==> 07-07 <==
## FFT_TOB
module FFT_TOB  # ( parameter   DEPTH_BUTTER_ONE    = 8    ,
                                DEPTH_BUTTER_TWO    = 4    ,
                                DEPTH_BUTTER_THREE  = 2    ,
                                DEPTH_BTTER_FOUR    = 1    ,  
                                WIDTH               = 16   ,
                                STAGES              = 6    ,
                                FIXED_POINT         = 11   )
( 
input     wire    signed      [WIDTH-1:0]     Input_re          ,
input     wire    signed      [WIDTH-1:0]     Input_Im          ,
input     wire                                cordic_Valid      ,
input     wire                                clk               ,
input     wire                                rst               ,
output    wire    signed      [WIDTH-1:0]     Output_FFT_Re     ,
output    wire    signed      [WIDTH-1:0]     Output_FFT_Im     ,
output    wire                                Data_Valid    
);
export LEC_CHECK = 0
export CAP_MARGIN = 5
export CELL_PAD_IN_SITES_GLOBAL_PLACEMENT = 2
export CORE_MARGIN = 2
export CORE_UTILIZATION = 40
export CTS_CLUSTER_DIAMETER = 391
export CTS_CLUSTER_SIZE = 14
export MAX_ROUTING_LAYER = met4
export PLACE_DENSITY_LB_ADDON = 0.25
export SETUP_SLACK_MARGIN = 5.0
export SLEW_MARGIN = 20
export TNS_END_PERCENT = 70
create_clock -name core_clock -period 24.2 [get_ports {clk}]
run.sh (not shown) runs the stock make flow with config.mk's settings and CLKGATE_MAP_FILE=.
==> inputs of 01-04, as changes to 07-07 <==
- ABC_AREA: not set -> 1
- CAP_MARGIN: 5 -> 20
- CELL_PAD_IN_SITES_GLOBAL_PLACEMENT: 2 -> not set
- CORE_ASPECT_RATIO: not set -> 1.05
- CORE_UTILIZATION: 40 -> 72
- CTS_CLUSTER_DIAMETER: 391 -> 31
- CTS_CLUSTER_SIZE: 14 -> 72
- GPL_ROUTABILITY_DRIVEN: not set -> 1
- HOLD_SLACK_MARGIN: not set -> -0.08
- MIN_ROUTING_LAYER: not set -> met1
- PLACE_DENSITY_LB_ADDON: 0.25 -> 0.21
- SETUP_SLACK_MARGIN: 5.0 -> -1.72
- SLEW_MARGIN: 20 -> 25
- TNS_END_PERCENT: 70 -> 5
==> flow/constraint.sdc (replaced) <==
create_clock -name core_clock -period 23.3 [get_ports {clk}]
set_input_delay 4.6600 -clock core_clock [delete_from_list [all_inputs] [get_ports {clk}]]
set_output_delay 4.6600 -clock core_clock [all_outputs]
set_load 0.01 [all_outputs]
==> inputs of 04-14, as changes to 07-07 <==
- ABC_AREA: not set -> 1
- CAP_MARGIN: 5 -> 20
- CELL_PAD_IN_SITES_GLOBAL_PLACEMENT: 2 -> not set
- CORE_ASPECT_RATIO: not set -> 1.05
- CORE_UTILIZATION: 40 -> 72
- CTS_CLUSTER_DIAMETER: 391 -> 31
- CTS_CLUSTER_SIZE: 14 -> 72
- GPL_ROUTABILITY_DRIVEN: not set -> 1
- HOLD_SLACK_MARGIN: not set -> -0.08
- MAX_ROUTING_LAYER: met4 -> not set
- MIN_ROUTING_LAYER: not set -> met1
- PLACE_DENSITY_LB_ADDON: 0.25 -> 0.21
- SETUP_SLACK_MARGIN: 5.0 -> 3.54
- SLEW_MARGIN: 20 -> 25
- TNS_END_PERCENT: 70 -> 30
==> flow/constraint.sdc (replaced) <==
create_clock -name core_clock -period 28.6 [get_ports {clk}]
set_input_delay 5.7200 -clock core_clock [delete_from_list [all_inputs] [get_ports {clk}]]
set_output_delay 5.7200 -clock core_clock [all_outputs]
set_load 0.01 [all_outputs]
==> qor summary <==
Number of multi-input combinational cells in the layout: 01-04 -; 07-07 4134; 04-14 4452
Number of pins with negative max-slew slack in the final report: 01-04 -; 07-07 0; 04-14 0
X dimension of the die: 01-04 272 um; 07-07 371 um; 04-14 272 um
Worst Hold Margin: 01-04 -; 07-07 0.439 ns; 04-14 0.398 ns
Number of standard cells after synthesis: 01-04 6833; 07-07 5829; 04-14 6833
Post-Layout Inst Area: 01-04 -; 07-07 68000 um2; 04-14 64700 um2
Number of distinct standard cells referenced by the synthesized netlist: 01-04 59; 07-07 109; 04-14 59
Share of Yosys cell area claimed by the top area cell type: 01-04 22.7%; 07-07 22.8%; 04-14 22.7%
Placed Cells incl. Taps: 01-04 8620; 07-07 8286; 04-14 7808
Antenna viol nets, final: 01-04 -; 07-07 0; 04-14 0
Finished Core Util: 01-04 -; 07-07 50.9%; 04-14 86.3%
Post-synthesis share of cell area spent on and, or, nand and nor gates: 01-04 16.2%; 07-07 14.6%; 04-14 16.2%
Later-pin clock latency in the skew report: 01-04 -; 07-07 0.61 ns; 04-14 0.68 ns
Placement Rows: 01-04 103; 07-07 134; 04-14 103
Share of the final layout cell area in sequential cells: 01-04 -; 07-07 18.1%; 04-14 19.0%
Aoi/oai-family share of the synthesized area: 01-04 9.38%; 07-07 10.8%; 04-14 9.38%
Endpoint type of the worst setup path: 01-04 -; 07-07 primary output; 04-14 primary output
Number of cells in Yosys stat: 01-04 6833; 07-07 5829; 04-14 6833
Sum of buffers and inverters on the critical path: 01-04 -; 07-07 19; 04-14 27
Status: 01-04 aborted with a tool error; 07-07 finished with violations; 04-14 finished clean
Failing step: 01-04 global routing; 07-07 -; 04-14 -
Layout check failures: 01-04 -; 07-07 setup timing; 04-14 -
Placer congestion estimate: 01-04 1.03; 07-07 0.938; 04-14 1.02
Delay contributed by the slowest stage of the critical path: 01-04 -; 07-07 0.55 ns; 04-14 0.55 ns
Post-synth mux share: 01-04 0.0184%; 07-07 1.97%; 04-14 0.0184%
Instance count along the most critical hold path: 01-04 -; 07-07 1; 04-14 2
Reg2Reg Capture Point: 01-04 -; 07-07 U4_Butterfly.U1_REGFILE.reg_im[0][15]$_DFF_PN0_; 04-14 U4_Butterfly.U1_REGFILE.reg_im[0][15]$_DFF_PN0_
